==> flow/design.v <==
parameter Z_2 = 2'bZZ;
parameter Z_4 = 4'bZZZZ;
parameter Z_8 = 8'bZZZZZZZZ;
parameter Z_16 = 16'bZZZZZZZZZZZZZZZZ;
parameter IDLE = 2'b00;
parameter WRITE_CONTROL = 2'b01;
parameter READ_CONTROL = 2'b10;
parameter REG_SP = 4'b1000;
parameter REG_EPC = 4'b1001;
parameter REG_ESP = 4'b1010;
parameter REG_IH = 4'b1011;
parameter REG_RA = 4'b1100;
parameter OP_ADDIU = 5'b01001;
parameter OP_ADDIU3 = 5'b01000;
parameter OP_B = 5'b00010;
parameter OP_BEQZ = 5'b00100;
parameter OP_BNEZ = 5'b00101;
parameter OP_LI = 5'b01101;
parameter OP_LW = 5'b10011;
parameter OP_SW = 5'b11011;
parameter OP_ADDSP3 = 5'b00000;
parameter OP_CMPI = 5'b01110;
parameter OP_LW_SP = 5'b10010;
parameter OP_SW_SP = 5'b11010;
parameter OP_INT = 5'b11111;
parameter OP_BTEQZ_PREFIX = 5'b01100;
parameter OP_BTEQZ_SUFFIX = 3'b000;
parameter OP_ADDSP_PREFIX = 5'b01100;
parameter OP_ADDSP_SUFFIX = 3'b011;
parameter OP_MTSP_PREFIX = 5'b01100;
parameter OP_MTSP_SUFFIX = 3'b100;
parameter OP_AND_PREFIX = 5'b11101;
parameter OP_AND_SUFFIX = 5'b01100;
parameter OP_CMP_PREFIX = 5'b11101;
parameter OP_CMP_SUFFIX = 5'b01010;
parameter OP_OR_PREFIX = 5'b11101;
parameter OP_OR_SUFFIX = 5'b01101;
parameter OP_NOT_PREFIX = 5'b11101;
parameter OP_NOT_SUFFIX = 5'b01111;
parameter OP_SLLV_PREFIX = 5'b11101;
parameter OP_SLLV_SUFFIX = 5'b00100;
parameter OP_SLTU_PREFIX = 5'b11101;
parameter OP_SLTU_SUFFIX = 5'b00011;
parameter OP_JR_PREFIX = 5'b11101;
parameter OP_JR_MIDFIX = 3'b000;
parameter OP_JR_SUFFIX = 5'b00000;
parameter OP_MFPC_PREFIX = 5'b11101;
parameter OP_MFPC_MIDFIX = 3'b010;
parameter OP_MFPC_SUFFIX = 5'b00000;
parameter OP_JALR_PREFIX = 5'b11101;
parameter OP_JALR_MIDFIX = 3'b110;
parameter OP_JALR_SUFFIX = 5'b00000;
parameter OP_JRRA_PREFIX = 5'b11101;
parameter OP_JRRA_MIDFIX = 3'b001;
parameter OP_JRRA_SUFFIX = 5'b00000;
parameter OP_MFIH_PREFIX = 5'b11110;
parameter OP_MFIH_SUFFIX = 8'b00000000;
parameter OP_MTIH_PREFIX = 5'b11110;
parameter OP_MTIH_SUFFIX = 8'b00000001;
parameter OP_SLL_PREFIX = 5'b00110;
parameter OP_SLL_SUFFIX = 2'b00;
parameter OP_SRA_PREFIX = 5'b00110;
parameter OP_SRA_SUFFIX = 2'b11;
parameter OP_SUBU_PREFIX = 5'b11100;
parameter OP_SUBU_SUFFIX = 2'b11;
parameter OP_ADDU_PREFIX = 5'b11100;
parameter OP_ADDU_SUFFIX = 2'b01;
parameter OP_NOP = 16'b0000100000000000;
module ByPass (
  input [3:0] sourceAddress,
  input [15:0] sourceValue,
  input [3:0] updatedAddress,
  input [15:0] updatedValue,
  output [15:0] selectedValue
);
assign selectedValue = updatedAddress == sourceAddress ? updatedValue : sourceValue;
endmodule
module Forwarder (
	input clk,
	input rst,
	input [15:0] in,
	output reg [15:0] out
);
reg [15:0] temp;
always @ (negedge clk or negedge rst) begin
	if (!rst) begin
		temp <= 0;
	end else begin
		temp <= in;
	end
end
always @ (posedge clk or negedge rst) begin
	if (!rst) begin
		out <= 0;
	end else begin
		out <= temp;
	end
end
endmodule
module Forwarder4Bit (
	input clk,
	input rst,
	input [3:0] in,
	output reg [3:0] out
);
reg [3:0] temp;
always @ (negedge clk or negedge rst) begin
	if (!rst) begin
		temp <= 0;
	end else begin
		temp <= in;
	end
end
always @ (posedge clk or negedge rst) begin
	if (!rst) begin
		out <= 0;
	end else begin
		out <= temp;
	end
end
endmodule
module InterruptSelector (
  input [15:0] normalInstruction,
  input [15:0] interruptInstruction,
  input interruptSignal,
  output [15:0] selectedInstruction
);
assign selectedInstruction = interruptSignal ? interruptInstruction : normalInstruction;
endmodule
module HardwareInterruptHandler (
  input clock, 
  input reset,
  input interruptSignal,
  input handInterruptSignalIn,
  output interruptSignalOut
);
reg [3:0] handSignalCache;
always @ (posedge clock or negedge reset) begin
  if (!reset) begin
    handSignalCache <= 4'b1111;
  end else begin
    handSignalCache[0] <= handSignalCache[1];
    handSignalCache[1] <= handSignalCache[2];
    handSignalCache[2] <= handSignalCache[3];
    handSignalCache[3] <= handInterruptSignalIn;
  end
end
assign interruptSignalOut = (handSignalCache[0] && handSignalCache[1] && !handSignalCache[2] && !handSignalCache[3]) ?  1'b1   :  interruptSignal;
endmodule
module InterruptHandler (
  input clock,
  input reset,
  input [3:0] interruptIndexIn,
  input interruptSignalIn,
  output reg interruptSignalOut,
  output reg [15:0] interruptInstructionOut
);
parameter OP_ADDIU = 5'b01001;
parameter OP_ADDIU3 = 5'b01000;
parameter OP_B = 5'b00010;
parameter OP_BEQZ = 5'b00100;
parameter OP_BNEZ = 5'b00101;
parameter OP_LI = 5'b01101;
parameter OP_LW = 5'b10011;
parameter OP_SW = 5'b11011;
parameter OP_ADDSP3 = 5'b00000;
parameter OP_CMPI = 5'b01110;
parameter OP_LW_SP = 5'b10010;
parameter OP_SW_SP = 5'b11010;
parameter OP_INT = 5'b11111;
parameter OP_BTEQZ_PREFIX = 5'b01100;
parameter OP_BTEQZ_SUFFIX = 3'b000;
parameter OP_ADDSP_PREFIX = 5'b01100;
parameter OP_ADDSP_SUFFIX = 3'b011;
parameter OP_MTSP_PREFIX = 5'b01100;
parameter OP_MTSP_SUFFIX = 3'b100;
parameter OP_AND_PREFIX = 5'b11101;
parameter OP_AND_SUFFIX = 5'b01100;
parameter OP_CMP_PREFIX = 5'b11101;
parameter OP_CMP_SUFFIX = 5'b01010;
parameter OP_OR_PREFIX = 5'b11101;
parameter OP_OR_SUFFIX = 5'b01101;
parameter OP_NOT_PREFIX = 5'b11101;
parameter OP_NOT_SUFFIX = 5'b01111;
parameter OP_SLLV_PREFIX = 5'b11101;
parameter OP_SLLV_SUFFIX = 5'b00100;
parameter OP_SLTU_PREFIX = 5'b11101;
parameter OP_SLTU_SUFFIX = 5'b00011;
parameter OP_JR_PREFIX = 5'b11101;
parameter OP_JR_MIDFIX = 3'b000;
parameter OP_JR_SUFFIX = 5'b00000;
parameter OP_MFPC_PREFIX = 5'b11101;
parameter OP_MFPC_MIDFIX = 3'b010;
parameter OP_MFPC_SUFFIX = 5'b00000;
parameter OP_JALR_PREFIX = 5'b11101;
parameter OP_JALR_MIDFIX = 3'b110;
parameter OP_JALR_SUFFIX = 5'b00000;
parameter OP_JRRA_PREFIX = 5'b11101;
parameter OP_JRRA_MIDFIX = 3'b001;
parameter OP_JRRA_SUFFIX = 5'b00000;
parameter OP_MFIH_PREFIX = 5'b11110;
parameter OP_MFIH_SUFFIX = 8'b00000000;
parameter OP_MTIH_PREFIX = 5'b11110;
parameter OP_MTIH_SUFFIX = 8'b00000001;
parameter OP_SLL_PREFIX = 5'b00110;
parameter OP_SLL_SUFFIX = 2'b00;
parameter OP_SRA_PREFIX = 5'b00110;
parameter OP_SRA_SUFFIX = 2'b11;
parameter OP_SUBU_PREFIX = 5'b11100;
parameter OP_SUBU_SUFFIX = 2'b11;
parameter OP_ADDU_PREFIX = 5'b11100;
parameter OP_ADDU_SUFFIX = 2'b01;
parameter OP_NOP = 16'b0000100000000000;
reg [3:0] interruptState;
reg [3:0] interruptIndex;
reg insideInterrupt;
localparam STATE_TOTAL = 10;
always @ (negedge clock or negedge reset) begin
  if (!reset) begin
    interruptState <= 1;
    interruptIndex <= 0;
    insideInterrupt <= 0;
  end else begin
    if (interruptSignalIn == 1 && insideInterrupt == 0 && interruptState == 1) begin
      interruptIndex <= interruptIndexIn;
      insideInterrupt <= 1;
    end else if (interruptState < STATE_TOTAL && insideInterrupt == 1) begin
      interruptState <= interruptState + 1;
    end else if (interruptState == STATE_TOTAL) begin
      interruptState <= 1;
      insideInterrupt <= 0;
      interruptIndex <= 0;
    end
  end
end
always @ (posedge clock or negedge reset) begin
  if (!reset) begin
    interruptInstructionOut <= OP_NOP;
    interruptSignalOut <= 0;
  end else begin
    if (insideInterrupt == 1) begin 
	    interruptInstructionOut <= {8'hF8, interruptState, interruptIndex};
		  interruptSignalOut <= 1;
	  end else begin
	    interruptInstructionOut <= OP_NOP;
		  interruptSignalOut <= 0;
	  end
  end
end
endmodule
module InstructionFetcher (
	input clk,
	input rst,
	input [15:0] current_PC,  
	input [15:0] mem_read,  
	output reg [15:0] current_IR_addr,
	output reg [15:0] current_IR
);
parameter OP_ADDIU = 5'b01001;
parameter OP_ADDIU3 = 5'b01000;
parameter OP_B = 5'b00010;
parameter OP_BEQZ = 5'b00100;
parameter OP_BNEZ = 5'b00101;
parameter OP_LI = 5'b01101;
parameter OP_LW = 5'b10011;
parameter OP_SW = 5'b11011;
parameter OP_ADDSP3 = 5'b00000;
parameter OP_CMPI = 5'b01110;
parameter OP_LW_SP = 5'b10010;
parameter OP_SW_SP = 5'b11010;
parameter OP_INT = 5'b11111;
parameter OP_BTEQZ_PREFIX = 5'b01100;
parameter OP_BTEQZ_SUFFIX = 3'b000;
parameter OP_ADDSP_PREFIX = 5'b01100;
parameter OP_ADDSP_SUFFIX = 3'b011;
parameter OP_MTSP_PREFIX = 5'b01100;
parameter OP_MTSP_SUFFIX = 3'b100;
parameter OP_AND_PREFIX = 5'b11101;
parameter OP_AND_SUFFIX = 5'b01100;
parameter OP_CMP_PREFIX = 5'b11101;
parameter OP_CMP_SUFFIX = 5'b01010;
parameter OP_OR_PREFIX = 5'b11101;
parameter OP_OR_SUFFIX = 5'b01101;
parameter OP_NOT_PREFIX = 5'b11101;
parameter OP_NOT_SUFFIX = 5'b01111;
parameter OP_SLLV_PREFIX = 5'b11101;
parameter OP_SLLV_SUFFIX = 5'b00100;
parameter OP_SLTU_PREFIX = 5'b11101;
parameter OP_SLTU_SUFFIX = 5'b00011;
parameter OP_JR_PREFIX = 5'b11101;
parameter OP_JR_MIDFIX = 3'b000;
parameter OP_JR_SUFFIX = 5'b00000;
parameter OP_MFPC_PREFIX = 5'b11101;
parameter OP_MFPC_MIDFIX = 3'b010;
parameter OP_MFPC_SUFFIX = 5'b00000;
parameter OP_JALR_PREFIX = 5'b11101;
parameter OP_JALR_MIDFIX = 3'b110;
parameter OP_JALR_SUFFIX = 5'b00000;
parameter OP_JRRA_PREFIX = 5'b11101;
parameter OP_JRRA_MIDFIX = 3'b001;
parameter OP_JRRA_SUFFIX = 5'b00000;
parameter OP_MFIH_PREFIX = 5'b11110;
parameter OP_MFIH_SUFFIX = 8'b00000000;
parameter OP_MTIH_PREFIX = 5'b11110;
parameter OP_MTIH_SUFFIX = 8'b00000001;
parameter OP_SLL_PREFIX = 5'b00110;
parameter OP_SLL_SUFFIX = 2'b00;
parameter OP_SRA_PREFIX = 5'b00110;
parameter OP_SRA_SUFFIX = 2'b11;
parameter OP_SUBU_PREFIX = 5'b11100;
parameter OP_SUBU_SUFFIX = 2'b11;
parameter OP_ADDU_PREFIX = 5'b11100;
parameter OP_ADDU_SUFFIX = 2'b01;
parameter OP_NOP = 16'b0000100000000000;
always @ (negedge clk) begin
	current_IR_addr <= current_PC;
end
always @ (negedge rst or posedge clk) begin
	if (!rst) begin
		current_IR <= OP_NOP;
	end else begin
		current_IR <= mem_read;
	end
end
endmodule
module InstructionDecoder (
  input clock,
  input reset,
  input [15:0] currentInstruction,
  output reg [3:0] firstRegisiterAddress,
  output reg [3:0] secondRegisiterAddress,   
  output reg [3:0] targetRegisiterAddress,
  output reg [2:0] jumpControl,
  output reg [3:0] interruptIndex,
  output reg interruptSignal,
  output reg interruptInstructionSignal
);
parameter OP_ADDIU = 5'b01001;
parameter OP_ADDIU3 = 5'b01000;
parameter OP_B = 5'b00010;
parameter OP_BEQZ = 5'b00100;
parameter OP_BNEZ = 5'b00101;
parameter OP_LI = 5'b01101;
parameter OP_LW = 5'b10011;
parameter OP_SW = 5'b11011;
parameter OP_ADDSP3 = 5'b00000;
parameter OP_CMPI = 5'b01110;
parameter OP_LW_SP = 5'b10010;
parameter OP_SW_SP = 5'b11010;
parameter OP_INT = 5'b11111;
parameter OP_BTEQZ_PREFIX = 5'b01100;
parameter OP_BTEQZ_SUFFIX = 3'b000;
parameter OP_ADDSP_PREFIX = 5'b01100;
parameter OP_ADDSP_SUFFIX = 3'b011;
parameter OP_MTSP_PREFIX = 5'b01100;
parameter OP_MTSP_SUFFIX = 3'b100;
parameter OP_AND_PREFIX = 5'b11101;
parameter OP_AND_SUFFIX = 5'b01100;
parameter OP_CMP_PREFIX = 5'b11101;
parameter OP_CMP_SUFFIX = 5'b01010;
parameter OP_OR_PREFIX = 5'b11101;
parameter OP_OR_SUFFIX = 5'b01101;
parameter OP_NOT_PREFIX = 5'b11101;
parameter OP_NOT_SUFFIX = 5'b01111;
parameter OP_SLLV_PREFIX = 5'b11101;
parameter OP_SLLV_SUFFIX = 5'b00100;
parameter OP_SLTU_PREFIX = 5'b11101;
parameter OP_SLTU_SUFFIX = 5'b00011;
parameter OP_JR_PREFIX = 5'b11101;
parameter OP_JR_MIDFIX = 3'b000;
parameter OP_JR_SUFFIX = 5'b00000;
parameter OP_MFPC_PREFIX = 5'b11101;
parameter OP_MFPC_MIDFIX = 3'b010;
parameter OP_MFPC_SUFFIX = 5'b00000;
parameter OP_JALR_PREFIX = 5'b11101;
parameter OP_JALR_MIDFIX = 3'b110;
parameter OP_JALR_SUFFIX = 5'b00000;
parameter OP_JRRA_PREFIX = 5'b11101;
parameter OP_JRRA_MIDFIX = 3'b001;
parameter OP_JRRA_SUFFIX = 5'b00000;
parameter OP_MFIH_PREFIX = 5'b11110;
parameter OP_MFIH_SUFFIX = 8'b00000000;
parameter OP_MTIH_PREFIX = 5'b11110;
parameter OP_MTIH_SUFFIX = 8'b00000001;
parameter OP_SLL_PREFIX = 5'b00110;
parameter OP_SLL_SUFFIX = 2'b00;
parameter OP_SRA_PREFIX = 5'b00110;
parameter OP_SRA_SUFFIX = 2'b11;
parameter OP_SUBU_PREFIX = 5'b11100;
parameter OP_SUBU_SUFFIX = 2'b11;
parameter OP_ADDU_PREFIX = 5'b11100;
parameter OP_ADDU_SUFFIX = 2'b01;
parameter OP_NOP = 16'b0000100000000000;
parameter Z_2 = 2'bZZ;
parameter Z_4 = 4'bZZZZ;
parameter Z_8 = 8'bZZZZZZZZ;
parameter Z_16 = 16'bZZZZZZZZZZZZZZZZ;
parameter IDLE = 2'b00;
parameter WRITE_CONTROL = 2'b01;
parameter READ_CONTROL = 2'b10;
parameter REG_SP = 4'b1000;
parameter REG_EPC = 4'b1001;
parameter REG_ESP = 4'b1010;
parameter REG_IH = 4'b1011;
parameter REG_RA = 4'b1100;
localparam NONE_CONTROL = 3'b000;
localparam B_CONTROL = 3'b001;
localparam BEQZ_CONTROL = 3'b010;
localparam BNEZ_CONTROL = 3'b011;
localparam BTEQZ_CONTROL = 3'b100;
localparam JR_CONTROL = 3'b101;
localparam JALR_CONTROL = 3'b110;
localparam JRRA_CONTROL = 3'b111;
reg [15:0] instruction;
wire [3:0] firstParameter = {1'b0, instruction[10:8]};
wire [3:0] secondParameter = {1'b0, instruction[7:5]};
wire [3:0] thirdParameter = {1'b0, instruction[4:2]};
always @ (negedge clock or negedge reset) begin
  if (!reset) begin
    instruction <= OP_NOP;
  end else begin
    instruction <= currentInstruction;
  end
end
always @ (posedge clock or negedge reset) begin
  firstRegisiterAddress <= 0;
  secondRegisiterAddress <= 0;
  targetRegisiterAddress <= 4'hf;
  interruptSignal <= 0;
  interruptIndex <= 0;
  interruptInstructionSignal <= 0;
  jumpControl <= NONE_CONTROL;
  if (!reset) begin
    firstRegisiterAddress <= 0;
    secondRegisiterAddress <= 0;
    interruptSignal <= 0;
    interruptIndex <= 0;
    interruptInstructionSignal <= 0;
    targetRegisiterAddress <= 4'hf;
    jumpControl <= NONE_CONTROL;
  end else begin
    case (instruction[15:11])
      OP_ADDIU: begin
        targetRegisiterAddress <= firstParameter;
        firstRegisiterAddress <= firstParameter;
      end
      OP_ADDIU3: begin
        targetRegisiterAddress <= secondParameter;
        firstRegisiterAddress <= firstParameter;
      end
      OP_B: begin
        jumpControl <= B_CONTROL;
      end
      OP_BEQZ: begin
        jumpControl <= BEQZ_CONTROL;
        firstRegisiterAddress <= firstParameter;
      end
      OP_BNEZ: begin
        jumpControl <= BNEZ_CONTROL;
        firstRegisiterAddress <= firstParameter;
      end
      OP_LI: begin
        targetRegisiterAddress <= firstParameter;
      end
      OP_LW: begin
        targetRegisiterAddress <= secondParameter;
        firstRegisiterAddress <= firstParameter;
      end
      OP_SW: begin
        firstRegisiterAddress <= firstParameter;
        secondRegisiterAddress <= secondParameter;
      end
      OP_ADDSP3: begin
        targetRegisiterAddress <= firstParameter;
        secondRegisiterAddress <= REG_SP;
      end
      OP_CMPI: begin
        firstRegisiterAddress <= firstParameter;
      end
      OP_LW_SP: begin
        targetRegisiterAddress <= firstParameter;
        secondRegisiterAddress <= REG_SP;
      end
      OP_SW_SP: begin
        firstRegisiterAddress <= firstParameter;
        secondRegisiterAddress <= REG_SP;
      end
      OP_INT: begin
        case (instruction[7:4])
          0: begin
            interruptSignal <= 1;
            interruptIndex <= instruction[3:0];
          end
          1: begin 
            targetRegisiterAddress <= REG_EPC;
          end
          2: begin
            targetRegisiterAddress <= REG_ESP;
            firstRegisiterAddress <= REG_SP;
          end
          3: begin
            targetRegisiterAddress <= REG_SP;
          end
          4: begin
            firstRegisiterAddress <= REG_EPC;
            secondRegisiterAddress <= REG_SP;
          end
          5: begin
            secondRegisiterAddress <= REG_SP;
          end
          6: begin
            firstRegisiterAddress <= REG_ESP;
            secondRegisiterAddress <= REG_SP;
          end
          7: begin
				interruptInstructionSignal <= 1;
            firstRegisiterAddress <= REG_IH;
          end
        endcase
      end
      5'b01100: begin
        case (instruction[10:8])
          OP_BTEQZ_SUFFIX: begin
            jumpControl <= BTEQZ_CONTROL;
          end
          OP_ADDSP_SUFFIX: begin
            targetRegisiterAddress <= REG_SP;
            secondRegisiterAddress <= REG_SP;
          end
          OP_MTSP_SUFFIX: begin
            targetRegisiterAddress <= REG_SP;
            secondRegisiterAddress <= secondParameter;
          end
        endcase
      end
      5'b11101: begin
        case (instruction[4:0])
          OP_AND_SUFFIX: begin
            targetRegisiterAddress <= firstParameter;
            firstRegisiterAddress  <= firstParameter;
            secondRegisiterAddress <= secondParameter;
          end
          OP_CMP_SUFFIX: begin
            firstRegisiterAddress <= firstParameter;
            secondRegisiterAddress <= secondParameter;
          end
          OP_OR_SUFFIX: begin
            targetRegisiterAddress <= firstParameter;
            firstRegisiterAddress <= firstParameter;
            secondRegisiterAddress <= secondParameter;
          end
          OP_NOT_SUFFIX: begin
            targetRegisiterAddress <= firstParameter;
            secondRegisiterAddress <= secondParameter;
          end
          OP_SLLV_SUFFIX: begin
            targetRegisiterAddress <= secondParameter;
            firstRegisiterAddress <= firstParameter;
            secondRegisiterAddress <= secondParameter;
          end
          OP_SLTU_SUFFIX: begin
            firstRegisiterAddress <= firstParameter;
            secondRegisiterAddress <= secondParameter;
          end
          5'b00000: begin
            case (instruction[7:5])
              OP_JR_MIDFIX: begin
				    jumpControl <= JR_CONTROL;
                firstRegisiterAddress <= firstParameter;
              end
              OP_MFPC_MIDFIX: begin
                targetRegisiterAddress <= firstParameter;
              end
              OP_JALR_MIDFIX: begin
				    jumpControl <= JALR_CONTROL;
                targetRegisiterAddress <= REG_RA;
                firstRegisiterAddress <= firstParameter;
              end
              OP_JRRA_MIDFIX: begin
				    jumpControl <= JRRA_CONTROL;
                firstRegisiterAddress <= REG_RA;
              end
            endcase
          end
        endcase
      end
      5'b11110: begin
        case (instruction[7:0])
          OP_MFIH_SUFFIX: begin
            targetRegisiterAddress <= firstParameter;
            firstRegisiterAddress <= REG_IH;
          end
          OP_MTIH_SUFFIX: begin
            targetRegisiterAddress <= REG_IH;
            firstRegisiterAddress <= firstParameter;
          end
        endcase
      end
      5'b00110: begin
        case (instruction[1:0])
          OP_SLL_SUFFIX: begin
            targetRegisiterAddress <= firstParameter;
            secondRegisiterAddress <= secondParameter;
          end
          OP_SRA_SUFFIX: begin
            targetRegisiterAddress <= firstParameter;
            secondRegisiterAddress <= secondParameter;
          end
        endcase
      end
      5'b11100: begin
        case (instruction[1:0])
          OP_SUBU_SUFFIX: begin
            targetRegisiterAddress <= thirdParameter;
            firstRegisiterAddress <= firstParameter;
            secondRegisiterAddress <= secondParameter;
          end
          OP_ADDU_SUFFIX: begin
            targetRegisiterAddress <= thirdParameter;
            firstRegisiterAddress <= firstParameter;
            secondRegisiterAddress <= secondParameter;
          end
        endcase
      end
      default: begin
      end
    endcase
  end
end
endmodule
module ProgramCounterAdder (
  input clock,
  input reset,
  input [15:0] currentPC,
  input [15:0] currentInstruction,
  input [15:0] finalRegisterValue,
  input t,
  input interruptSignal,
  input interruptInstructionSignal,
  input [2:0] jumpControl,
  output [15:0] nextPC
);
localparam NONE_CONTROL = 3'b000;
localparam B_CONTROL = 3'b001;
localparam BEQZ_CONTROL = 3'b010;
localparam BNEZ_CONTROL = 3'b011;
localparam BTEQZ_CONTROL = 3'b100;
localparam JR_CONTROL = 3'b101;
reg [15:0] instruction, jumpPC;
reg [15:0] programCounterRegister;
reg jump;
wire [15:0] immediateSignExtend_8bit = {instruction[7] ? 8'hff : 8'h00, instruction[7:0]};
wire [15:0] immediateSignExtend_11bit = {instruction[10] ?  5'b11111 : 5'b00000, instruction[10:0]};
always @ (negedge clock or negedge reset) begin
  if (!reset) begin
    instruction <= 16'h8000;  
    programCounterRegister <= 16'hffff;  
  end else begin
    instruction <= currentInstruction;
    programCounterRegister <= currentPC;
  end
end
always @ (*) begin
  jumpPC = 0;
  jump = 0;
  if (!reset) begin
    jumpPC = 0;
    jump = 0;
  end else begin
    case (jumpControl)
      NONE_CONTROL: begin
        jumpPC = 0;
        jump = 0;
      end
      B_CONTROL: begin
        jumpPC = programCounterRegister + immediateSignExtend_11bit;
        jump = 1;
      end
      BEQZ_CONTROL: begin
        if (finalRegisterValue == 0) begin
          jumpPC = programCounterRegister + immediateSignExtend_8bit;
          jump = 1;
        end
      end
      BNEZ_CONTROL: begin
        if (finalRegisterValue != 0) begin
          jumpPC = programCounterRegister + immediateSignExtend_8bit;
          jump = 1;
        end
      end
      BTEQZ_CONTROL: begin
        if (t == 0) begin
          jumpPC = programCounterRegister + immediateSignExtend_8bit;
          jump = 1;
        end
      end
      JR_CONTROL: begin
        jumpPC = finalRegisterValue;
        jump = 1;
      end
    endcase
  end
end
assign nextPC = interruptInstructionSignal ? finalRegisterValue : (interruptSignal ? programCounterRegister : (jump ? jumpPC : programCounterRegister + 1));
endmodule
module ArithmeticLogicalUnit (
  input clock,
  input reset,
  input [15:0] finalFirstRegisterValue,
  input [15:0] finalSecondRegisterValue,
  input [15:0] currentProgramCounter,
  input [15:0] currentInstruction,
  output reg [15:0] targetValue,
  output reg tRead
);
reg tWriteEnable;
reg tToWrite;
reg [15:0] programCounter;
reg [15:0] instruction;
reg [15:0] firstRegisterValue;
reg [15:0] secondRegisterValue;
wire [15:0] immediateSignExtend_8bit = {instruction[7] ? 8'hff : 8'h00, instruction[7:0]};
wire [15:0] immediateSignExtend_11bit = {instruction[10] ?  5'b11111 : 5'b00000, instruction[10:0]};
wire [15:0] immediateZeroExtend_8bit = {8'h00, instruction[7:0]};
wire [15:0] immediateSignExtend_4bit = {instruction[3] ? 12'hfff : 12'h000, instruction[3:0]};
wire [3:0] shiftImmediate = instruction[4:2] ? instruction[4:2] : 8;
parameter OP_ADDIU = 5'b01001;
parameter OP_ADDIU3 = 5'b01000;
parameter OP_B = 5'b00010;
parameter OP_BEQZ = 5'b00100;
parameter OP_BNEZ = 5'b00101;
parameter OP_LI = 5'b01101;
parameter OP_LW = 5'b10011;
parameter OP_SW = 5'b11011;
parameter OP_ADDSP3 = 5'b00000;
parameter OP_CMPI = 5'b01110;
parameter OP_LW_SP = 5'b10010;
parameter OP_SW_SP = 5'b11010;
parameter OP_INT = 5'b11111;
parameter OP_BTEQZ_PREFIX = 5'b01100;
parameter OP_BTEQZ_SUFFIX = 3'b000;
parameter OP_ADDSP_PREFIX = 5'b01100;
parameter OP_ADDSP_SUFFIX = 3'b011;
parameter OP_MTSP_PREFIX = 5'b01100;
parameter OP_MTSP_SUFFIX = 3'b100;
parameter OP_AND_PREFIX = 5'b11101;
parameter OP_AND_SUFFIX = 5'b01100;
parameter OP_CMP_PREFIX = 5'b11101;
parameter OP_CMP_SUFFIX = 5'b01010;
parameter OP_OR_PREFIX = 5'b11101;
parameter OP_OR_SUFFIX = 5'b01101;
parameter OP_NOT_PREFIX = 5'b11101;
parameter OP_NOT_SUFFIX = 5'b01111;
parameter OP_SLLV_PREFIX = 5'b11101;
parameter OP_SLLV_SUFFIX = 5'b00100;
parameter OP_SLTU_PREFIX = 5'b11101;
parameter OP_SLTU_SUFFIX = 5'b00011;
parameter OP_JR_PREFIX = 5'b11101;
parameter OP_JR_MIDFIX = 3'b000;
parameter OP_JR_SUFFIX = 5'b00000;
parameter OP_MFPC_PREFIX = 5'b11101;
parameter OP_MFPC_MIDFIX = 3'b010;
parameter OP_MFPC_SUFFIX = 5'b00000;
parameter OP_JALR_PREFIX = 5'b11101;
parameter OP_JALR_MIDFIX = 3'b110;
parameter OP_JALR_SUFFIX = 5'b00000;
parameter OP_JRRA_PREFIX = 5'b11101;
parameter OP_JRRA_MIDFIX = 3'b001;
parameter OP_JRRA_SUFFIX = 5'b00000;
parameter OP_MFIH_PREFIX = 5'b11110;
parameter OP_MFIH_SUFFIX = 8'b00000000;
parameter OP_MTIH_PREFIX = 5'b11110;
parameter OP_MTIH_SUFFIX = 8'b00000001;
parameter OP_SLL_PREFIX = 5'b00110;
parameter OP_SLL_SUFFIX = 2'b00;
parameter OP_SRA_PREFIX = 5'b00110;
parameter OP_SRA_SUFFIX = 2'b11;
parameter OP_SUBU_PREFIX = 5'b11100;
parameter OP_SUBU_SUFFIX = 2'b11;
parameter OP_ADDU_PREFIX = 5'b11100;
parameter OP_ADDU_SUFFIX = 2'b01;
parameter OP_NOP = 16'b0000100000000000;
parameter Z_2 = 2'bZZ;
parameter Z_4 = 4'bZZZZ;
parameter Z_8 = 8'bZZZZZZZZ;
parameter Z_16 = 16'bZZZZZZZZZZZZZZZZ;
parameter IDLE = 2'b00;
parameter WRITE_CONTROL = 2'b01;
parameter READ_CONTROL = 2'b10;
parameter REG_SP = 4'b1000;
parameter REG_EPC = 4'b1001;
parameter REG_ESP = 4'b1010;
parameter REG_IH = 4'b1011;
parameter REG_RA = 4'b1100;
always @ (negedge clock or negedge reset) begin
  if (!reset) begin
    programCounter <= 0;
    instruction <= OP_NOP;
    firstRegisterValue <= 0;
    secondRegisterValue <= 0;
  end else begin
    programCounter <= currentProgramCounter;
    instruction <= currentInstruction;
    firstRegisterValue <= finalFirstRegisterValue;
    secondRegisterValue <= finalSecondRegisterValue;
  end
end
always @(posedge clock or negedge reset) begin
  if (!reset) begin
    tWriteEnable <= 1;
    tToWrite <= 0;
    targetValue <= 0;
    tRead <= 0;
  end else begin
    case (instruction[15:11])
      OP_ADDIU: begin
        targetValue <= firstRegisterValue + immediateSignExtend_8bit;
      end
      OP_ADDIU3: begin
        targetValue <= firstRegisterValue + immediateSignExtend_4bit;
      end
      OP_LI: begin
        targetValue <= immediateZeroExtend_8bit;
      end
      OP_SW: begin
        targetValue <= secondRegisterValue;
      end		  
      OP_ADDSP3: begin
        targetValue <= secondRegisterValue + immediateSignExtend_8bit;
      end
      OP_CMPI: begin
        tToWrite <= firstRegisterValue != immediateSignExtend_8bit;
        if (tWriteEnable) tRead <= firstRegisterValue != immediateSignExtend_8bit;
        tWriteEnable <= 0;
      end
      OP_SW_SP: begin
		    targetValue <= firstRegisterValue;
		  end
      OP_INT: begin
        case (instruction[7:4])
          1: begin 
            targetValue <= programCounter;
          end
          2: begin
            targetValue <= firstRegisterValue;
          end
          3: begin
            targetValue <= 16'hBF20;
          end
          4: begin
            targetValue <= firstRegisterValue;
          end 
          5: begin
            targetValue <= instruction[3:0];
          end
          6: begin
            targetValue <= firstRegisterValue;
          end 
        endcase
      end
      5'b01100: begin
        case (instruction[10:8])
          OP_ADDSP_SUFFIX: begin
            targetValue <= secondRegisterValue + immediateSignExtend_8bit;
          end
          OP_MTSP_SUFFIX: begin
            targetValue <= secondRegisterValue;
          end
        endcase
      end
      5'b11101: begin
        case (instruction[4:0])
          OP_AND_SUFFIX: begin
            targetValue <= firstRegisterValue & secondRegisterValue;
          end
          OP_CMP_SUFFIX: begin
            tToWrite <= firstRegisterValue != secondRegisterValue;
            if (tWriteEnable) tRead <= firstRegisterValue != secondRegisterValue;
            tWriteEnable <= 0;
          end
          OP_OR_SUFFIX: begin
            targetValue <= firstRegisterValue | secondRegisterValue;
          end
          OP_NOT_SUFFIX: begin
            targetValue <= ~secondRegisterValue;
          end
          OP_SLLV_SUFFIX: begin
            targetValue <= secondRegisterValue << firstRegisterValue;
          end
          OP_SLTU_SUFFIX: begin
            tToWrite <= $unsigned(firstRegisterValue) < $unsigned(secondRegisterValue);
            if (tWriteEnable) tRead <= $unsigned(firstRegisterValue) < $unsigned(secondRegisterValue);
            tWriteEnable <= 0;
          end
          5'b00000: begin
            case (instruction[7:5])
              OP_MFPC_MIDFIX: begin
                targetValue <= programCounter;
              end
              OP_JALR_MIDFIX: begin
                targetValue <= programCounter;
              end
            endcase
          end
        endcase
      end
      5'b11110: begin
        case (instruction[7:0])
          OP_MFIH_SUFFIX: begin
            targetValue <= firstRegisterValue;
          end
          OP_MTIH_SUFFIX: begin
            targetValue <= firstRegisterValue;
          end
        endcase
      end
      5'b00110: begin
        case (instruction[1:0])
          OP_SLL_SUFFIX: begin
            targetValue <= secondRegisterValue << shiftImmediate;
          end
          OP_SRA_SUFFIX: begin
            targetValue <= secondRegisterValue >>> shiftImmediate;
          end
        endcase
      end
      5'b11100: begin
        case (instruction[1:0])
          OP_SUBU_SUFFIX: begin
            targetValue <= firstRegisterValue - secondRegisterValue;
          end
          OP_ADDU_SUFFIX: begin
            targetValue <= firstRegisterValue + secondRegisterValue;
          end
        endcase
      end
      default: begin
			tWriteEnable <= 1;
			targetValue <= 0;
      end
    endcase
  end
end
endmodule
module MemoryAddressCalculator (
	input clk,
	input rst,
	input [15:0] instruction_in,
	input [15:0] first_register_value,
	input [15:0] second_reigster_value,
	output reg [1:0] memory_control,
	output reg [15:0] memory_address
);
wire [15:0] immediate_from_5;
wire [15:0] immediate_from_8;
reg [15:0] instruction;
reg [15:0] rm_1, rm_2;
parameter OP_ADDIU = 5'b01001;
parameter OP_ADDIU3 = 5'b01000;
parameter OP_B = 5'b00010;
parameter OP_BEQZ = 5'b00100;
parameter OP_BNEZ = 5'b00101;
parameter OP_LI = 5'b01101;
parameter OP_LW = 5'b10011;
parameter OP_SW = 5'b11011;
parameter OP_ADDSP3 = 5'b00000;
parameter OP_CMPI = 5'b01110;
parameter OP_LW_SP = 5'b10010;
parameter OP_SW_SP = 5'b11010;
parameter OP_INT = 5'b11111;
parameter OP_BTEQZ_PREFIX = 5'b01100;
parameter OP_BTEQZ_SUFFIX = 3'b000;
parameter OP_ADDSP_PREFIX = 5'b01100;
parameter OP_ADDSP_SUFFIX = 3'b011;
parameter OP_MTSP_PREFIX = 5'b01100;
parameter OP_MTSP_SUFFIX = 3'b100;
parameter OP_AND_PREFIX = 5'b11101;
parameter OP_AND_SUFFIX = 5'b01100;
parameter OP_CMP_PREFIX = 5'b11101;
parameter OP_CMP_SUFFIX = 5'b01010;
parameter OP_OR_PREFIX = 5'b11101;
parameter OP_OR_SUFFIX = 5'b01101;
parameter OP_NOT_PREFIX = 5'b11101;
parameter OP_NOT_SUFFIX = 5'b01111;
parameter OP_SLLV_PREFIX = 5'b11101;
parameter OP_SLLV_SUFFIX = 5'b00100;
parameter OP_SLTU_PREFIX = 5'b11101;
parameter OP_SLTU_SUFFIX = 5'b00011;
parameter OP_JR_PREFIX = 5'b11101;
parameter OP_JR_MIDFIX = 3'b000;
parameter OP_JR_SUFFIX = 5'b00000;
parameter OP_MFPC_PREFIX = 5'b11101;
parameter OP_MFPC_MIDFIX = 3'b010;
parameter OP_MFPC_SUFFIX = 5'b00000;
parameter OP_JALR_PREFIX = 5'b11101;
parameter OP_JALR_MIDFIX = 3'b110;
parameter OP_JALR_SUFFIX = 5'b00000;
parameter OP_JRRA_PREFIX = 5'b11101;
parameter OP_JRRA_MIDFIX = 3'b001;
parameter OP_JRRA_SUFFIX = 5'b00000;
parameter OP_MFIH_PREFIX = 5'b11110;
parameter OP_MFIH_SUFFIX = 8'b00000000;
parameter OP_MTIH_PREFIX = 5'b11110;
parameter OP_MTIH_SUFFIX = 8'b00000001;
parameter OP_SLL_PREFIX = 5'b00110;
parameter OP_SLL_SUFFIX = 2'b00;
parameter OP_SRA_PREFIX = 5'b00110;
parameter OP_SRA_SUFFIX = 2'b11;
parameter OP_SUBU_PREFIX = 5'b11100;
parameter OP_SUBU_SUFFIX = 2'b11;
parameter OP_ADDU_PREFIX = 5'b11100;
parameter OP_ADDU_SUFFIX = 2'b01;
parameter OP_NOP = 16'b0000100000000000;
parameter Z_2 = 2'bZZ;
parameter Z_4 = 4'bZZZZ;
parameter Z_8 = 8'bZZZZZZZZ;
parameter Z_16 = 16'bZZZZZZZZZZZZZZZZ;
parameter IDLE = 2'b00;
parameter WRITE_CONTROL = 2'b01;
parameter READ_CONTROL = 2'b10;
parameter REG_SP = 4'b1000;
parameter REG_EPC = 4'b1001;
parameter REG_ESP = 4'b1010;
parameter REG_IH = 4'b1011;
parameter REG_RA = 4'b1100;
assign immediate_from_5 = {instruction[4]? 11'b11111111111: 11'b00000000000, instruction[4:0]};
assign immediate_from_8 = {instruction[7]? 8'hFF: 8'h00, instruction[7:0]};
always @ (negedge clk or negedge rst) begin
	if (!rst) begin
		instruction <= 16'b0000100000000000;
		rm_1 <= 0;
		rm_2 <= 0;
	end else begin
		instruction <= instruction_in;
		rm_1 <= first_register_value;
		rm_2 <= second_reigster_value;
	end
end
always @ (posedge clk or negedge rst) begin
	if (!rst) begin
		memory_address <= 16'hFFFF;
		memory_control <= IDLE;
	end else begin
		case (instruction[15:11])
			OP_LW_SP: begin
				memory_address <= rm_2 + immediate_from_8;
				memory_control <= READ_CONTROL;
			end
			OP_LW: begin
				memory_address <= rm_1 + immediate_from_5;
				memory_control <= READ_CONTROL;
			end
			OP_SW_SP: begin
				memory_address <= rm_2 + immediate_from_8;
				memory_control <= WRITE_CONTROL;
			end
			OP_SW: begin
				memory_address <= rm_1 + immediate_from_5;
				memory_control <= WRITE_CONTROL;
			end
      OP_INT: begin
        case (instruction[7:4])
          4: begin
            memory_address <= rm_2;
            memory_control <= WRITE_CONTROL;
          end
          5: begin
            memory_address <= rm_2 + 1;
            memory_control <= WRITE_CONTROL;
          end
          6: begin
            memory_address <= rm_2 + 2;
            memory_control <= WRITE_CONTROL;
          end 
        endcase
      end
			default begin
				memory_address <= 16'hFFFF;
				memory_control <= IDLE;
			end
		endcase
	end
end
endmodule
module MemoryInterface (
	input clk,
	input rst,
	input [15:0] memory_address_from_cpu,
	input [15:0] target_value_from_cpu,
	input [1:0] memory_control_signal_from_cpu,
	input [15:0] data_fetched_from_memory,
	output reg [15:0] memory_address_to_memory,
	output [15:0] data_fetched_to_cpu,
	output reg [1:0] memory_control_signal_to_memory,
	output reg [15:0] target_value_to_memory
);
reg [15:0] memory_address_temp;
reg [1:0] memory_control_signal_temp;
reg [15:0] target_value_temp;
assign data_fetched_to_cpu = data_fetched_from_memory;
always @ (negedge clk or negedge rst) begin
	if (!rst) begin
		memory_address_temp <= 0;
		memory_control_signal_temp <= 0;
		target_value_temp <= 0;
	end else begin
		memory_address_temp <= memory_address_from_cpu;
		memory_control_signal_temp <= memory_control_signal_from_cpu;
		target_value_temp <= target_value_from_cpu;
	end
end
always @ (posedge clk or negedge rst) begin
	if (!rst) begin
		memory_address_to_memory <= 0;
		memory_control_signal_to_memory <= 0;
		target_value_to_memory <= 0;
	end else begin
		memory_address_to_memory <= memory_address_temp;
		memory_control_signal_to_memory <= memory_control_signal_temp;
		target_value_to_memory <= target_value_temp;
	end
end
endmodule
module Selector (
  input clk, rst,
  input [1:0] memory_control,
  input [15:0] mem_data_read,
  input [15:0] alu_cal_result,
  output [15:0] select_cal_result
);
reg [15:0] temp_result;
reg [1:0] memory_control_temp;
always @ (negedge clk or negedge rst) begin
  if (!rst) begin
    temp_result <= 0;
    memory_control_temp <= 0;
  end
  else begin
    temp_result <= alu_cal_result;
	 memory_control_temp <= memory_control;
  end
end
assign select_cal_result = memory_control_temp[1]? mem_data_read : temp_result;
endmodule
module Register (
  input clock,
  input reset,
  input [3:0] firstRegisterAddress,
  input [3:0] secondRegisterAddress,
  input [3:0] targetRegisterAddress,
  input [15:0] targetValue,
  output [15:0] firstRegisterValueOrigin,
  output [15:0] secondRegisterValueOrigin,
  output [175:0] debug_registers
);
reg [207:0] registers;
assign debug_registers = {
    registers[0*16 +: 16],
    registers[1*16 +: 16],
    registers[2*16 +: 16],
    registers[3*16 +: 16],
    registers[4*16 +: 16],
    registers[5*16 +: 16],
    registers[6*16 +: 16],
    registers[7*16 +: 16],
    registers[8*16 +: 16],
    registers[9*16 +: 16],
    registers[10*16 +: 16]
};
assign firstRegisterValueOrigin = firstRegisterAddress <= 12 ? registers[firstRegisterAddress*16 +: 16] : 16'h0000;
assign secondRegisterValueOrigin = secondRegisterAddress <= 12 ? registers[secondRegisterAddress*16 +: 16] : 16'h0000;
always @ (negedge clock, negedge reset) begin
  if (!reset) begin
    registers <= 0;
  end else begin
    if (targetRegisterAddress <= 12) begin
      registers[targetRegisterAddress*16 +: 16] <= targetValue;
    end
  end
end
endmodule
module CentralProcessingUnit (
  input clock,
  input reset,
  input handInterruptSignalIn,
  input [15:0] IF_memory_read,
  output [15:0] IF_address,
  input [15:0] MEM_memory_read,
  output [1:0] MEM_memory_control,
  output [15:0] MEM_memory_address,
  output [15:0] MEM_target_value,
  output [175:0] register_value
);
wire [15:0] programCounter_0;   
wire [15:0] programCounter_1;   
wire [15:0] programCounter_2;   
wire [15:0] programCounter_3;   
wire [15:0] programCounter_4;   
wire [15:0] programCounter_5;   
wire [15:0] instruction_1_origin;
wire [15:0] instruction_1_selected;
wire [15:0] instruction_2;
wire [15:0] instruction_3;
wire [15:0] instruction_4;
wire [3:0] firstRegisterAddress;
wire [15:0] firstRegisterValueOrigin;
wire [15:0] firstRegisterValueMiddle;
wire [15:0] firstRegisterValueFinal;
wire [3:0] secondRegisterAddress;
wire [15:0] secondRegisterValueOrigin;
wire [15:0] secondRegisterValueMiddle;
wire [15:0] secondRegisterValueFinal;
wire [3:0] targetRegisterAddress_2;
wire [3:0] targetRegisterAddress_3;
wire [3:0] targetRegisterAddress_4;
wire [15:0] targetValue_3;
wire [15:0] targetValue_4;
wire t;
wire [2:0] jumpControl;
wire [1:0] memoryControl;
wire [15:0] dataMemoryAddress;
wire [15:0] dataFetched;
wire [3:0] interruptIndex;
wire interruptSignalDecoder;
wire interruptSignalHandler;
wire interruptSignalHardware;
wire interruptInstructionSignal;
wire [15:0] interruptInstruction;
ProgramCounterAdder pcAdder (
  clock,
  reset,
  programCounter_0,
  instruction_1_selected,
  firstRegisterValueFinal,
  t,
  interruptSignalHandler,
  interruptInstructionSignal,
  jumpControl,
  programCounter_0
);
InstructionFetcher fetcher (
  .clk(clock),
  .rst(reset),
  .current_PC(programCounter_0),
  .mem_read(IF_memory_read),
  .current_IR_addr(IF_address),
  .current_IR(instruction_1_origin)
);
InstructionDecoder decoder (
  clock,
  reset,
  instruction_1_selected,
  firstRegisterAddress,
  secondRegisterAddress,
  targetRegisterAddress_2,
  jumpControl,
  interruptIndex,
  interruptSignalDecoder,
  interruptInstructionSignal
);
InterruptHandler handler (
  clock,
  reset,
  interruptIndex,
  interruptSignalHardware,
  interruptSignalHandler,
  interruptInstruction
);
InterruptSelector interruptSelector (
  instruction_1_origin,
  interruptInstruction,
  interruptSignalHandler,
  instruction_1_selected
);
HardwareInterruptHandler hardwareHandler (
  clock, 
  reset,
  interruptSignalDecoder,
  handInterruptSignalIn,
  interruptSignalHardware
);
Forwarder programCounterForwarder_2 (
  clock,
  reset,
  programCounter_0,
  programCounter_2
);
Forwarder instructionForwarder_2 (
  clock,
  reset,
  instruction_1_selected,
  instruction_2
);
ByPass firstRegisiterByPass_II (
  firstRegisterAddress,
  firstRegisterValueOrigin,
  targetRegisterAddress_4,
  targetValue_4,
  firstRegisterValueMiddle
);
ByPass firstRegisiterByPass_I (
  firstRegisterAddress,
  firstRegisterValueMiddle,
  targetRegisterAddress_3,
  targetValue_3,
  firstRegisterValueFinal
);
ByPass secondRegisterByPass_II (
  secondRegisterAddress,
  secondRegisterValueOrigin,
  targetRegisterAddress_4,
  targetValue_4,
  secondRegisterValueMiddle
);
ByPass secondRegisterByPass_I (
  secondRegisterAddress,
  secondRegisterValueMiddle,
  targetRegisterAddress_3,
  targetValue_3,
  secondRegisterValueFinal
);
ArithmeticLogicalUnit alu (
  clock,
  reset,
  firstRegisterValueFinal,
  secondRegisterValueFinal,
  programCounter_2,
  instruction_2,
  targetValue_3,
  t
);
MemoryAddressCalculator addressCalculator (
  clock,
  reset,
  instruction_2,
  firstRegisterValueFinal,
  secondRegisterValueFinal,
  memoryControl,
  dataMemoryAddress
);
Forwarder4Bit targetRegisterAddressForwarder_3 (
  clock,
  reset,
  targetRegisterAddress_2,
  targetRegisterAddress_3
);
MemoryInterface memoryCommunicator (
  .clk(clock),
  .rst(reset),
  .memory_address_from_cpu(dataMemoryAddress),  
  .target_value_from_cpu(targetValue_3), 
  .memory_control_signal_from_cpu(memoryControl),  
  .data_fetched_from_memory(MEM_memory_read),
  .memory_address_to_memory(MEM_memory_address),
  .memory_control_signal_to_memory(MEM_memory_control),
  .target_value_to_memory(MEM_target_value),
  .data_fetched_to_cpu(dataFetched)     
);
Selector selector (
  .clk(clock),
  .rst(reset),
  .memory_control(memoryControl),
  .mem_data_read(dataFetched),
  .alu_cal_result(targetValue_3),
  .select_cal_result(targetValue_4)
);
Forwarder4Bit targetRegisterAddressForwarder_4 (
  clock,
  reset,
  targetRegisterAddress_3,
  targetRegisterAddress_4
);
Register register (
  clock,
  reset,
  firstRegisterAddress,
  secondRegisterAddress,
  targetRegisterAddress_4,
  targetValue_4,
  firstRegisterValueOrigin,
  secondRegisterValueOrigin,
  register_value
);
endmodule
==> flow/run.sh <==
#!/bin/bash
# the make line also repeats each setting of config.mk as NAME=value (left out here)
make -C /OpenROAD-flow-scripts/flow DESIGN_CONFIG=/design/flow/config.mk WORK_HOME=/design/flow/orfs CLKGATE_MAP_FILE= finish
==> flow/config.mk <==
export PLATFORM = sky130hd
export DESIGN_NAME = CentralProcessingUnit
export DESIGN_NICKNAME = CentralProcessingUnit
export VERILOG_FILES = /design/flow/design.v
export SDC_FILE = /design/flow/constraint.sdc
export NUM_CORES = 4
export LEC_CHECK = 0
export ABC_AREA = 1
export CAP_MARGIN = 5
export CELL_PAD_IN_SITES_DETAIL_PLACEMENT = 2
export CELL_PAD_IN_SITES_GLOBAL_PLACEMENT = 1
export CORE_MARGIN = 7
export CORE_UTILIZATION = 58
export GPL_ROUTABILITY_DRIVEN = 0
export HOLD_SLACK_MARGIN = -0.02
export PLACE_DENSITY_LB_ADDON = 0.13
export SLEW_MARGIN = 20
export TNS_END_PERCENT = 25
==> flow/constraint.sdc <==
create_clock -name core_clock -period 11.0 [get_ports {clock}]
set_input_delay 2.2000 -clock core_clock [delete_from_list [all_inputs] [get_ports {clock}]]
set_output_delay 2.2000 -clock core_clock [all_outputs]
set_load 0.01 [all_outputs]
==> impl_metrics.json, run 1 <==
{
  "outcome": "did not finish",
  "lastStage": "detailed placement (3_5_place_dp)",
  "stop_error": "Error: detail_place.tcl, 38 bad optional access",
  "yosys-top-cells-count": "nand2_1, inv_1, o21ai_0",
  "core-area_um2": 60580,
  "async_flop_share_pct": 97.09,
  "ys_types": 63,
  "io_pins": 261,
  "portBuffers": 260,
  "synthXorXnorAreaFrac_pct": 1.449,
  "ys_cells": 4849,
  "syn_nets": 5016,
  "synth.avg_cell_area_um2": 7.354,
  "ys.warnings.count": 28,
  "ys_sh_adder_pct": 4.737,
  "synth-main-ff-cell": "dfrtn_1",
  "netlist_area_um2": 35660,
  "synthMuxAreaShare_pct": 0.05965,
  "simple_gate_area_share_pct": 21.69,
  "yosysTopAreaCell": "dfrtn_1",
  "chipArea_um2": 68620,
  "edf_count": 0,
  "die_w_um": 262.0,
  "ys_area_um2": 35660,
  "rows": 90,
  "yosysMostFrequentCell": "nand2_1",
  "synth_flops": 550,
  "netlist_instances": 4849,
  "synth.area.top_cells": "dfrtn_1, nand2_1, dfrtp_1, inv_1, o21ai_0",
  "compound_area_share_pct": 20.32,
  "die_h_um": 262.0,
  "fp_util_pct": 58.86,
  "synth.logic.top_family": "simple AND/OR/NAND/NOR gates",
  "synth_top_area_share_pct": 24.77,
  "synth_seq_share_pct": 38.53
}
-- metrics by stage --
stage / instance area [um^2] / std cells / setup WS [ns] / hold WS, ns / power, mW
after floorplan: 35660 / 4849 / 1.600 / 0.3539 / 5.745
after global placement: 37590 / 5562 / 0.7069 / 0.3545 / 7.237
==> inputs of run 2 (changes only) <==
Settings changed: ABC_AREA 1 to not set, CAP_MARGIN 5 to 20, CELL_PAD_IN_SITES_DETAIL_PLACEMENT 2 to not set, CELL_PAD_IN_SITES_GLOBAL_PLACEMENT 1 to not set, CORE_MARGIN 7 to 2, CORE_UTILIZATION 58 to 40, GPL_ROUTABILITY_DRIVEN 0 to not set, HOLD_SLACK_MARGIN -0.02 to not set, PLACE_DENSITY set to 0.6, PLACE_DENSITY_LB_ADDON 0.13 to not set, TNS_END_PERCENT 25 to not set.
Clock period 11.0 ns to 14.4 ns, I/O delays scaled along.
==> impl_metrics.json, run 2 <==
{
  "max_stage_delay_ns": 0.57,
  "compound_area_share_pct": 19.20,
  "synth.avg_cell_area_um2": 9.442,
  "cp.arrival_ns": 6.59,
  "stdcell_count": 4677,
  "die_h_um": 292.8,
  "rr_worst_depth": 12,
  "warnings": 107,
  "powerDensity_nw_per_um2": 184.4,
  "cts-root-buf": "clkbuf_16",
  "netlist_area_um2": 33360,
  "clockBufferDepth": 3,
  "p_leak_nw": 15.67,
  "synth.area.top_cells": "dfrtn_1, dfrtp_1, mux4_2, ha_1, o21ai_0",
  "worstSkewPairLatency_ns": 0.67,
  "report.final.slew_viol_count": 0,
  "crit_path_cell_trace": "clkdlybuf4s50_1 > mux2i_2 > nor2b_1 > a311oi_1 > a31oi_1 > or4_4 > nor4_4 > mux2i_1 > buf_4 > nand2_1 > a221o_1 > a211o_1",
  "post_cts_buffers": 0,
  "crit_cells": 12,
  "rows": 105,
  "chipArea_um2": 85720,
  "synth-main-ff-cell": "dfrtn_1",
  "synth_flops": 550,
  "grt_max_degree": 155,
  "yosys-top-cells-count": "dfrtn_1, nand2_1, o21ai_0",
  "hpwl_um": 90300,
  "p_sw_share_pct": 39.87,
  "rsz0062_at_grt": "false",
  "seq-power_mw": 2.53,
  "clock_power_share_pct": 24.6,
  "fin_util_pct": 46.26,
  "core-area_um2": 82370,
  "critPathCapture": "programCounterForwarder_2.temp[5]$_DFF_NN0_",
  "vias": 28433,
  "wl_um": 123800,
  "antenna_found_initial": 3,
  "critPathMaxFanout": 10,
  "crit_slowest_cell": "or4_4",
  "whs_ns": 0.3660,
  "required_ns": 7.63,
  "synthXorXnorAreaFrac_pct": 2.888,
  "end_kind": "register",
  "regToRegSetupSlack_ns": 1.61,
  "ys_cells": 3533,
  "synthMuxAreaShare_pct": 9.561,
  "critPathTopFamily": "AND-OR/OR-AND gates",
  "cts.sink_count": 550,
  "min-delay-start": "hardwareHandler.handSignalCache[2]$_DFF_PN1_",
  "edf_count": 0,
  "syn_nets": 3700,
  "pg_clk_mw": 1.73,
  "netlist_instances": 3533,
  "wl_per_cell_um": 26.46,
  "die_w_um": 292.8,
  "grt_pass1_wl_um": 181300,
  "setup_tns_ns": 0,
  "hold_path_depth": 0,
  "clkTransAtPathRegs_ns": 0.06,
  "fp_util_pct": 40.50,
  "ys_types": 96,
  "synth.logic.top_family": "AND-OR/OR-AND gates",
  "worstSetupPathType": "in -> reg",
  "cts_made_buffers": 59,
  "fin_nets": 3723,
  "cts_max_level": 2,
  "crit_buf_inv": 2,
  "power.group.top": "combinational cells",
  "ant_nets": 0,
  "syn_to_final_growth_pct": 14.25,
  "crit_start": "MEM_memory_read[13]",
  "combPwrFrac_pct": 39.4,
  "async_flop_share_pct": 97.09,
  "synth_top_area_share_pct": 26.48,
  "p_comb_mw": 2.77,
  "worstHoldEndpoint": "hardwareHandler.handSignalCache[1]$_DFF_PN1_",
  "place_congestion": 1.029,
  "synth_seq_share_pct": 41.19,
  "p_int_mw": 4.225,
  "cts_tree": "yes",
  "crit_path_start_kind": "input pin",
  "outcome": "finished clean",
  "p_switching_mw": 2.801,
  "simple_gate_area_share_pct": 14.17,
  "r2r-end": "programCounterForwarder_2.temp[5]$_DFF_NN0_",
  "io_pins": 261,
  "drt-initial-drc-count": 3560,
  "grt_pass1_vias": 26463,
  "ir_drop_mv": 0.1082,
  "hold_violations": 0,
  "hold_buffers": 0,
  "power_mw": 7.027,
  "yosysTopAreaCell": "dfrtn_1",
  "grt.overflow.total": 0,
  "drc": 0,
  "worst_clock_skew_ns": 0.07483,
  "ys_sh_adder_pct": 5.064,
  "n_antenna_cell": 0,
  "grt_usage_pct": 28.25,
  "avgViaCountPerCell": 6.079,
  "worstMarginPinSlew_ns": 1.151,
  "dp.cells": 4530,
  "yosysMostFrequentCell": "dfrtn_1",
  "setup_viol": 0,
  "ys.warnings.count": 28,
  "ys_area_um2": 33360,
  "hold_path_class": "reg -> reg",
  "seqPwrFrac_pct": 36.1,
  "r2r-start": "decoder.firstRegisiterAddress[1]$_DFF_PN0_",
  "dr.pass1.iters": 6,
  "slew_headroom_pct": 23.27,
  "drv_cap": 0,
  "portBuffers": 260,
  "ctsResizeCount": 0
}
[run 2: final cells by class]
cell class | instances | area, um^2
Sequential cell | 550 | 13750
Inverter | 85 | 319.1
Fill cell | 7672 | 44260
Tap cell | 1070 | 1339
Multi-Input combinational cell | 2483 | 17110
Clock inverter | 70 | 589.3
Timing Repair Buffer | 342 | 3281
Clock buffer | 77 | 1719
[run 2: metrics by stage]
step	instance area (um^2)	worst slack (ns)
final	38110	1.041
after global routing	38110	0.8260
after CTS	38080	1.106
after detailed placement	35780	0.5104
after global placement	35780	0.5191
after floorplan	33360	1.230
[run 2: per-layer routing]
metal  up-vias  track usage [%]  share of wire, %
met5         -                0             0.015
met4         4            11.02               4.7
met3       301            5.539                10
met2      1669            40.76                42
met1     13771            41.53                43
li1      12688                -                 -
==> inputs of run 3 (changes only) <==
Settings changed: CAP_MARGIN 20 to 5, CELL_PAD_IN_SITES_DETAIL_PLACEMENT set to 2, CELL_PAD_IN_SITES_GLOBAL_PLACEMENT set to 1, CORE_MARGIN 2 to 7, GPL_ROUTABILITY_DRIVEN set to 0, HOLD_SLACK_MARGIN set to -0.02, PLACE_DENSITY 0.6 to not set, PLACE_DENSITY_LB_ADDON set to 0.13.
Clock period 14.4 ns to 11.0 ns, I/O delays scaled along.
==> impl_metrics.json, run 3 <==
{
  "synth.logic.top_family": "AND-OR/OR-AND gates",
  "stdcell_area_um2": 38170,
  "netlist_instances": 3533,
  "syn_nets": 3700,
  "p_switching_mw": 3.984,
  "fin_util_pct": 46.41,
  "clockBufferDepth": 3,
  "required_ns": 5.96,
  "synthMuxAreaShare_pct": 9.561,
  "crit_path_cell_trace": "clkdlybuf4s50_1 > mux2i_1 > nor2b_1 > a311oi_1 > buf_4 > a31oi_1 > or4_4 > nor4_4 > buf_4 > mux2i_1 > buf_4 > nand2_1 > a221o_1 > a211o_1",
  "whs_ns": 0.3669,
  "r2r-start": "decoder.firstRegisiterAddress[0]$_DFF_PN0_",
  "power.group.top": "combinational cells",
  "p_int_mw": 5.392,
  "synth_top_area_share_pct": 26.48,
  "grt_max_degree": 160,
  "ys.warnings.count": 28,
  "worstMarginPinSlew_ns": 1.195,
  "worstHoldEndpoint": "hardwareHandler.handSignalCache[2]$_DFF_PN1_",
  "crit_path_start_kind": "input pin",
  "grt_pass1_vias": 32609,
  "fp_util_pct": 40.56,
  "clock_power_share_pct": 22.3,
  "cts.sink_count": 550,
  "critPathTopFamily": "AND-OR/OR-AND gates",
  "hpwl_um": 112400,
  "p_comb_mw": 3.86,
  "seqPwrFrac_pct": 36.5,
  "synth_flops": 550,
  "setup_viol": 0,
  "powerDensity_nw_per_um2": 245.6,
  "regToRegSetupSlack_ns": 0.54,
  "worstSkewPairLatency_ns": 0.71,
  "wl_per_cell_um": 32.18,
  "crit_cells": 14,
  "cts_tree": "yes",
  "cts_made_buffers": 60,
  "clkTransAtPathRegs_ns": 0.06,
  "worst_clock_skew_ns": 0.1216,
  "crit_start": "MEM_memory_read[5]",
  "hold_buffers": 0,
  "ys_area_um2": 33360,
  "fin_nets": 3765,
  "vias": 30583,
  "warnings": 107,
  "cp.arrival_ns": 5.75,
  "max_stage_delay_ns": 0.56,
  "ctsResizeCount": 0,
  "pg_clk_mw": 2.10,
  "rows": 105,
  "ys_sh_adder_pct": 5.064,
  "worst_slack_ns": 0.2057,
  "synth.area.top_cells": "dfrtn_1, dfrtp_1, mux4_2, ha_1, o21ai_0",
  "power_mw": 9.376,
  "hold_path_depth": 0,
  "drt-initial-drc-count": 2907,
  "rsz0062_at_grt": "false",
  "ant_nets": 0,
  "hold_path_class": "reg -> reg",
  "die_w_um": 302.8,
  "drv_cap": 0,
  "post_cts_buffers": 0,
  "synth_seq_share_pct": 41.19,
  "critPathCapture": "programCounterForwarder_2.temp[5]$_DFF_NN0_",
  "synth.avg_cell_area_um2": 9.442,
  "dr.pass1.iters": 7,
  "simple_gate_area_share_pct": 14.17,
  "ir_drop_mv": 0.1487,
  "syn_to_final_growth_pct": 14.43,
  "synthXorXnorAreaFrac_pct": 2.888,
  "async_flop_share_pct": 97.09,
  "combPwrFrac_pct": 41.1,
  "pre_cts_ws_ns": -0.4159,
  "crit_buf_inv": 4,
  "ys_types": 96,
  "critPathMaxFanout": 6,
  "cts_max_level": 2,
  "core-area_um2": 82240,
  "yosysTopAreaCell": "dfrtn_1",
  "ys_cells": 3533,
  "antenna_found_initial": 5,
  "avgViaCountPerCell": 6.484,
  "p_leak_nw": 15.79,
  "io_pins": 261,
  "grt_pass1_wl_um": 224700,
  "compound_area_share_pct": 19.20,
  "yosysMostFrequentCell": "dfrtn_1",
  "placed_area_um2": 36080,
  "worstSetupPathType": "in -> reg",
  "r2r-end": "programCounterForwarder_2.temp[5]$_DFF_NN0_",
  "min-delay-start": "hardwareHandler.handSignalCache[3]$_DFF_PN1_",
  "drc": 0,
  "die_h_um": 302.8,
  "chipArea_um2": 91670,
  "report.final.slew_viol_count": 0,
  "synth-main-ff-cell": "dfrtn_1",
  "grt.overflow.total": 0,
  "netlist_area_um2": 33360,
  "rr_worst_depth": 14,
  "p_sw_share_pct": 42.49,
  "n_antenna_cell": 0,
  "cts-root-buf": "clkbuf_16",
  "slew_headroom_pct": 19.70,
  "seq-power_mw": 3.42,
  "end_kind": "register",
  "wl_um": 151800,
  "portBuffers": 260,
  "hold_violations": 0,
  "edf_count": 0,
  "crit_path_frequent_cell": "buf_4",
  "crit_slowest_cell": "or4_4",
  "outcome": "finished clean",
  "grt_usage_pct": 32.36,
  "yosys-top-cells-count": "dfrtn_1, nand2_1, o21ai_0"
}
==> run 3: final cells by class <==
cell class / count / area, um^2
clock buffer: 84 / 1704
clock inverter: 62 / 371.6
sequential: 550 / 13750
tap: 1070 / 1339
inverter: 85 / 319.1
multi-input combinational: 2483 / 17090
fill: 8650 / 44070
timing repair buffer: 383 / 3593
==> run 3: layer usage <==
metal | global-route usage, % | vias to the layer above | part of all wire (%)
li1 | - | 12749 | -
met1 | 43.54 | 16080 | 42
met2 | 52.49 | 1455 | 46
met3 | 6.126 | 299 | 8.3
met4 | 11.02 | 0 | 3.7
met5 | 0 | - | 0
==> run 3: metrics by stage <==
step | cells | TNS, ns
6_report | 4717 | 0
5_1_grt | 4717 | 0
4_1_cts | 4717 | 0
3_5_place_dp | 4572 | -13.39
3_3_place_gp | 4572 | -3.032
2_1_floorplan | 3533 | 0
==> inputs of run 4 (changes only) <==
Settings changed: CAP_MARGIN 5 to 20, CELL_PAD_IN_SITES_DETAIL_PLACEMENT 2 to not set, CELL_PAD_IN_SITES_GLOBAL_PLACEMENT 1 to not set, CORE_MARGIN 7 to 2, CORE_UTILIZATION 40 to 66, CTS_CLUSTER_SIZE set to 80, GPL_ROUTABILITY_DRIVEN 0 to not set, HOLD_SLACK_MARGIN -0.02 to not set, PLACE_DENSITY_LB_ADDON 0.13 to not set.
Clock period 11.0 ns to 6.66 ns, I/O delays scaled along.
==> impl_metrics.json, run 4 <==
{
  "ys_types": 96,
  "fin_nets": 4126,
  "crit_start": "decoder.firstRegisiterAddress[0]$_DFF_PN0_",
  "simple_gate_area_share_pct": 14.17,
  "setup_tns_ns": -43.48,
  "drc": 0,
  "core-area_um2": 50070,
  "crit_path_frequent_cell": "buf_4",
  "dr.pass1.iters": 15,
  "die_w_um": 228.8,
  "io_pins": 261,
  "fillers": 2630,
  "synth.avg_cell_area_um2": 9.442,
  "crit_path_cell_trace": "buf_4 > buf_4 > mux2i_1 > a22o_1 > o21ai_0 > a311oi_4 > a31oi_2 > or4_4 > nor4_4 > buf_4 > mux2i_1 > buf_4 > buf_12 > a32oi_1 > a31oi_1 > o221a_1",
  "warnings": 120,
  "slew_headroom_pct": 12.60,
  "placed_area_um2": 38270,
  "netlist_area_um2": 33360,
  "worstHoldEndpoint": "hardwareHandler.handSignalCache[0]$_DFF_PN1_",
  "syn_nets": 3700,
  "worstSkewPairLatency_ns": 0.72,
  "critPathMaxFanout": 13,
  "antenna_found_initial": 11,
  "rows": 82,
  "edf_count": 0,
  "pg_clk_mw": 3.44,
  "check-failures": "setup timing",
  "clock_power_share_pct": 20.4,
  "outcome": "finished with violations",
  "worst_clock_skew_ns": 0.1367,
  "p_int_mw": 9.615,
  "yosys-top-cells-count": "dfrtn_1, nand2_1, o21ai_0",
  "powerDensity_nw_per_um2": 404.0,
  "rsz0062_at_grt": "true",
  "grtUsageMet2_pct": 80.40,
  "r2r-start": "decoder.firstRegisiterAddress[0]$_DFF_PN0_",
  "ys.warnings.count": 28,
  "power_mw": 16.89,
  "cp.arrival_ns": 4.83,
  "min-delay-start": "hardwareHandler.handSignalCache[1]$_DFF_PN1_",
  "p_leak_nw": 17.83,
  "clkTransAtPathRegs_ns": 0.07,
  "synth_top_area_share_pct": 26.48,
  "vias": 35778,
  "netlist_instances": 3533,
  "fp_util_pct": 66.62,
  "worstSetupPathType": "reg -> reg",
  "wl_per_cell_um": 33.04,
  "grt_usage_pct": 56.42,
  "grt.overflow.total": 0,
  "hold_buffers": 0,
  "power.group.top": "combinational cells",
  "setup_viol": 59,
  "cts_made_buffers": 55,
  "grt_pass1_vias": 34330,
  "regToRegSetupSlack_ns": -1.05,
  "synthMuxAreaShare_pct": 9.561,
  "drt-initial-drc-count": 7411,
  "syn_to_final_growth_pct": 25.34,
  "synth_seq_share_pct": 41.19,
  "seq-power_mw": 5.61,
  "portBuffers": 260,
  "hpwl_um": 100900,
  "yosysTopAreaCell": "dfrtn_1",
  "grt_pass1_wl_um": 220400,
  "hold_path_class": "reg -> reg",
  "max_stage_delay_ns": 0.58,
  "p_sw_share_pct": 43.07,
  "synth.logic.top_family": "AND-OR/OR-AND gates",
  "synth-main-ff-cell": "dfrtn_1",
  "p_comb_mw": 7.84,
  "drv_cap": 0,
  "p_switching_mw": 7.274,
  "compound_area_share_pct": 19.20,
  "cts_tree": "yes",
  "r2r-end": "programCounterForwarder_2.temp[12]$_DFF_NN0_",
  "synth.area.top_cells": "dfrtn_1, dfrtp_1, mux4_2, ha_1, o21ai_0",
  "async_flop_share_pct": 97.09,
  "yosysMostFrequentCell": "dfrtn_1",
  "seqPwrFrac_pct": 33.2,
  "ys_sh_adder_pct": 5.064,
  "report.final.slew_viol_count": 0,
  "place_congestion": 1.109,
  "cts-root-buf": "clkbuf_16",
  "cts.sink_count": 550,
  "crit_cells": 16,
  "crit_path_start_kind": "register",
  "clockBufferDepth": 3,
  "required_ns": 3.78,
  "ys_cells": 3533,
  "grt_max_degree": 179,
  "ant_nets": 0,
  "die_h_um": 228.8,
  "cts_max_level": 2,
  "stdcell_area_um2": 41810,
  "hold_violations": 0,
  "critPathCapture": "programCounterForwarder_2.temp[12]$_DFF_NN0_",
  "critPathTopFamily": "AND-OR/OR-AND gates",
  "grt_busiest_layer": "met2",
  "worst_slack_ns": -1.051,
  "synthXorXnorAreaFrac_pct": 2.888,
  "chipArea_um2": 52360,
  "ir_drop_mv": 0.3712,
  "avgViaCountPerCell": 7.627,
  "hold_path_depth": 0,
  "combPwrFrac_pct": 46.4,
  "wl_um": 155000,
  "worstMarginPinSlew_ns": 1.297,
  "grt_use_met3_pct": 24.83,
  "grt_util_met1_pct": 67.85,
  "ys_area_um2": 33360,
  "fin_util_pct": 83.51,
  "crit_slowest_cell": "or4_4",
  "rr_worst_depth": 16,
  "crit_buf_inv": 5,
  "end_kind": "register",
  "synth_flops": 550
}
==> run 4: layout make-up <==
cell class	instances	area, um^2	share of cell area (%)
Sequential cell	550	13750	32.89
Timing Repair Buffer	748	6721	16.08
Multi-Input combinational cell	2484	18140	43.38
Inverter	85	322.8	0.7721
Clock buffer	72	1533	3.666
Clock inverter	67	474.2	1.134
Antenna cell	13	32.53	0.07781
Tap cell	672	840.8	2.011
==> run 4: layer usage <==
layer | wire length [um] | up-vias
li1 | - | 13505
met4 | 16940 | 10
met2 | 62470 | 4236
met3 | 27040 | 1515
met5 | 204 | -
met1 | 48360 | 16512
==> run 4: stage by stage <==
stage,instances,setup slack [ns],hold slack [ns]
2_1_floorplan,3533,-0.6271,0.3540
3_3_place_gp,4494,-1.257,0.3565
3_5_place_dp,4494,-1.440,0.3616
4_1_cts,4654,-0.7510,0.3757
5_1_grt,4680,-1.100,0.3764
6_report,4691,-1.051,0.3738
==> run 4: timing repair <==
item / 4_1_cts / 5_1_grt
gates cloned: 1 / 0
endpoints found under the hold margin: 0 / 0
pin swaps: 45 / 85
setup buffers: 25 / 28
resized: 103 / 141
setup endpoints to repair: 65 / 68
No activity file was given, so power comes from the tool's default toggle rates.
